== v4 ==
## calc_top
module calc_top (
   input              clk,
   input              rst,
   input      [15:0]  data_x,
   input      [1:0]   KEY,
   input      [6:0]   SW,
   output     [7:0]   HEX0,
   output     [7:0]   HEX1,
   output     [7:0]   HEX2,
   output     [7:0]   HEX3,
   output     [7:0]   HEX4,
   output     [7:0]   HEX5,
   output     [1:0]   LEDR
   );
For scale: ~1300 cells after synthesis, ~270 flip-flops, ~77 I/O pins.
==> flow/config.mk <==
export PLATFORM = sky130hd
export DESIGN_NAME = calc_top
export DESIGN_NICKNAME = calc_top
export VERILOG_FILES = /design/flow/design.v
export SDC_FILE = /design/flow/constraint.sdc
export NUM_CORES = 4
export LEC_CHECK = 0
export ABC_AREA = 0
export CAP_MARGIN = 40
export CORE_MARGIN = 2
export CORE_UTILIZATION = 19
export HOLD_SLACK_MARGIN = 0.02
export SLEW_MARGIN = 5
==> flow/constraint.sdc <==
create_clock -name core_clock -period 20.1 [get_ports {clk}]
set_input_delay 4.0200 -clock core_clock [delete_from_list [all_inputs] [get_ports {clk}]]
set_output_delay 4.0200 -clock core_clock [all_outputs]
set_load 0.01 [all_outputs]
run.sh (not shown) runs the stock make flow with config.mk's settings and CLKGATE_MAP_FILE=.
Although it ran to completion, v4 produced a layout that fails the final checks because of negative setup slack.
--- input diff v4..v2 ---
Settings: setting PLACE_DENSITY_LB_ADDON to 0.27 for the first time; changing SLEW_MARGIN from 5 to 20; changing ABC_AREA from 0 to 1; removing HOLD_SLACK_MARGIN (formerly 0.02); setting SETUP_SLACK_MARGIN to -0.04 for the first time; changing CAP_MARGIN from 40 to 20; changing CORE_UTILIZATION from 19 to 71; setting CTS_CLUSTER_SIZE to 13 for the first time; changing the clock period (ns, I/O delays scaled along) from 20.1 to 21.6.
==> results <==
Looking only at die size, and setting everything else aside, the lower value of v2 and v4 goes to v2.
Routing usage on met2 sits higher in v2 than in v4.
Of v2 and v4, the higher x dimension of the die belongs to v4.
Between v4 and v2, overall routed net length increased.
v2 finished all stages; however, its layout fails the closing checks, the failures being negative setup slack.
Per the comparison of v2 with v4, flop share of the area rose by 4.2 points; final area fell by 11%.
Inputs modified between v2 and v47:
Settings: CORE_UTILIZATION changed from 71 to 72; CTS_CLUSTER_SIZE changed from 13 to 37; SETUP_SLACK_MARGIN removed (was -0.04); CTS_CLUSTER_DIAMETER newly set to 42; PLACE_DENSITY_LB_ADDON removed (was 0.27); PLACE_DENSITY newly set to 0.35; the clock period (ns, I/O delays scaled along) changed from 21.6 to 21.0.
### Flow results
- v47: die area about 1.4% below v2
- From v2 to v47, number of cells produced by synthesis did not move at all.
- Comparing v47 and v2, the higher post-placement setup slack is on v47.
- v2: complete, dirty (negative setup slack)
- v47 never completed, since it errored out during global routing (5_1_grt).
- In the reports for v47 and v2, the larger starting density of the core belongs to v47.
diff inputs: v47 => v5
Settings: SETUP_SLACK_MARGIN: unset -> -0.04; CTS_CLUSTER_DIAMETER: 42 -> unset; PLACE_DENSITY: 0.35 -> unset; CTS_CLUSTER_SIZE: 37 -> unset; CORE_UTILIZATION: 72 -> 68; the clock period (ns, I/O delays scaled along): 21.0 -> 21.6.
Compared to v47, v5 has area of the placeable core 1500 µm² higher. Reported for v47 and v5, synthesized cell count turned out identical to the last digit. Chip area (v5 over v47): increase, about 6%. v5: post-CTS setup buffer count is 28 higher than what v47 reported. Diff v47..v5 | buffer depth of the longest clock path | negligible. Height of the chip came out higher on v5 than on v47. Diff v47..v5 | fraction of registers with async set/reset | unchanged. v47 -> v5: overall die width increased by a few percent. Not one of v47 and v5 finished clean. Seen in the log of v47: GRT-0232 during global routing (5_1_grt), after which the run never completed.
For v18, these inputs were changed with respect to v5:
Settings: CORE_UTILIZATION now 72, was 68; SETUP_SLACK_MARGIN no longer set, was -0.04; CTS_CLUSTER_DIAMETER now 92, previously not set; CAP_MARGIN now 15, was 20; the clock period (ns, I/O delays scaled along) now 20.6, was 21.6.
Notes after the runs:
- Between v5 and v18, the number of storage elements in the synthesis netlist does not differ in any meaningful way.
- v18 against v5: global placement routability congestion moved up, sequential share of the synthesized area held steady.
- Compared with v5, in v18 buffers inserted during post-CTS setup optimization moved down; count of buffers from port buffering held steady; core region area down about 6%.
- v18 ended with more initial standard-cell utilization of the core than v5.
- In the tables for v5 and v18, row count reads higher with v5.
- Sort v5 and v18 by post-cts gate resize count, descending, and v5 comes first.
- Area of the die: v18 better than v5
- v18 did not run to completion, as it errored out during global routing (5_1_grt).
- Comparing v18 against v5, there is no change at all in area of the synthesized netlist per yosys stat.

* * *

## quartz
calc_top again, from the RTL that the note above started with.
clock: 17.7 ns
lec_check: 0
cap_margin: 30
cell_pad_in_sites_detail_placement: 2
cell_pad_in_sites_global_placement: 1
core_aspect_ratio: 1.48
core_margin: 8
core_utilization: 53
cts_cluster_diameter: 142
cts_cluster_size: 53
gpl_routability_driven: 0
gpl_timing_driven: 1
min_routing_layer: met2
place_density: 0.76
slew_margin: 0
quartz: DPL-0033 in detailed placement (3_5_place_dp) -> run aborted
Relative to quartz, the following input files were edited for lagoon:
Settings: CORE_UTILIZATION changed from 53 to 22; GPL_TIMING_DRIVEN removed (was 1); PLACE_DENSITY_LB_ADDON newly set to 0.24; MAX_ROUTING_LAYER newly set to met4; CELL_PAD_IN_SITES_GLOBAL_PLACEMENT removed (was 1); CTS_CLUSTER_DIAMETER removed (was 142); ABC_AREA newly set to 0; CORE_ASPECT_RATIO removed (was 1.48); PLACE_DENSITY removed (was 0.76); SLEW_MARGIN changed from 0 to 40; CTS_CLUSTER_SIZE changed from 53 to 59; CAP_MARGIN changed from 30 to 40; MIN_ROUTING_LAYER removed (was met2); the clock period (ns, I/O delays scaled along) changed from 17.7 to 39.2.
Findings:
As far as chip area estimate from yosys synthesis goes, lagoon and quartz are indistinguishable; the numbers are identical. Diff quartz..lagoon | gate count of the mapped netlist | unchanged. As far as yosys stat cell total goes, lagoon and quartz are indistinguishable; the numbers are identical. lagoon ends up with a horizontal die size that is 80% higher than in quartz. Number of core rows ended up 23 higher on lagoon than on quartz. Die area | lagoon > quartz. lagoon vs. quartz: total core area went up about 140%; die outline height went up about 26%. Compared lagoon against quartz; flip-flop and latch count after synthesis within noise. Of lagoon and quartz, just one finished clean: lagoon. In the summary table, quartz is marked failed, with error DPL-0033 raised in detailed placement (3_5_place_dp). lagoon reports a lower starting density of the core than quartz does.
For amber, these inputs were changed with respect to lagoon:
Settings: a deleted ABC_AREA that had been 0; a deleted MAX_ROUTING_LAYER that had been met4; a deleted CTS_CLUSTER_SIZE that had been 59; a change of SLEW_MARGIN from 40 to 0; an added PLACE_DENSITY of 0.76; a change of CAP_MARGIN from 40 to 30; an added MIN_ROUTING_LAYER of met1; an added CORE_ASPECT_RATIO of 1.48; a change of CORE_UTILIZATION from 22 to 53; an added GPL_TIMING_DRIVEN of 1; an added CTS_CLUSTER_DIAMETER of 142; an added CELL_PAD_IN_SITES_GLOBAL_PLACEMENT of 2; a deleted PLACE_DENSITY_LB_ADDON that had been 0.24; a change of the clock period (ns, I/O delays scaled along) from 39.2 to 17.7.
Notes after the runs:
- Tool error DPL-0033 stopped amber during detailed placement (3_5_place_dp); no final results.
- Relative to lagoon, the die extent in y of amber is lower by 20%.
- From lagoon to amber, sequential cell area fraction in the yosys report did not move at all.
- Changes observed in amber relative to lagoon: cell row count lost 23; die outline area lost 50000 um2; core footprint lost 59%; area of the mapped netlist neither gained nor lost much.
- Relative to lagoon, horizontal die dimension has gone down in amber.
- lagoon -> amber: synthesized cell count delta 0, exact match
- amber vs. lagoon: starting density of the core rose by 31 points, number of buffers added on ports was more or less identical.
- In terms of chip area in the Yosys report, lagoon and amber differ only marginally.
For violet, these inputs were changed with respect to amber:
Settings: changing CELL_PAD_IN_SITES_GLOBAL_PLACEMENT from 2 to 3; changing CELL_PAD_IN_SITES_DETAIL_PLACEMENT from 2 to 1; changing MIN_ROUTING_LAYER from met1 to met2; removing CTS_CLUSTER_DIAMETER (formerly 142); removing CORE_ASPECT_RATIO (formerly 1.48); changing the clock period (ns, I/O delays scaled along) from 17.7 to 34.5.
## What came out
violet: share of the core filled by cells before placement 0.52 points above amber. Comparing violet against amber, there is no change at all in area after synthesis. Post-synth area from yosys stat: violet vs amber identical. The higher die width of amber and violet is in violet. Any difference in die area between amber and violet is small enough to ignore. Diff violet..amber | area fraction in mux cells | unchanged. The area of the core of violet falls short of that of amber by about 1%. NOTE chip height amber->violet decreased by more than 10%. Number of buffer cells added on primary ports: amber vs violet identical. Cmp violet vs amber: total number of placement rows lower in violet. violet went all the way through the flow, and no timing, DRC or antenna check failed.
## Diff of input files: yarrow against violet
Settings: a deleted CELL_PAD_IN_SITES_DETAIL_PLACEMENT that had been 1; a deleted GPL_ROUTABILITY_DRIVEN that had been 0; a deleted CELL_PAD_IN_SITES_GLOBAL_PLACEMENT that had been 3; a deleted GPL_TIMING_DRIVEN that had been 1; a deleted PLACE_DENSITY that had been 0.76; a change of CORE_MARGIN from 8 to 2; an added ABC_AREA of 1; a deleted MIN_ROUTING_LAYER that had been met2; a change of SLEW_MARGIN from 0 to 25; a change of CORE_UTILIZATION from 53 to 19; a change of CAP_MARGIN from 30 to 20; a change of the clock period (ns, I/O delays scaled along) from 34.5 to 28.0.
[summary]
Post-route worst setup slack sits lower in yarrow than in violet. Comparing violet and yarrow, die area is lower on violet. Looking at share of the clock period used by the worst path across violet and yarrow, the one that comes out lower is violet. yarrow vs violet, global-route track usage on met2 went down by 32 points.
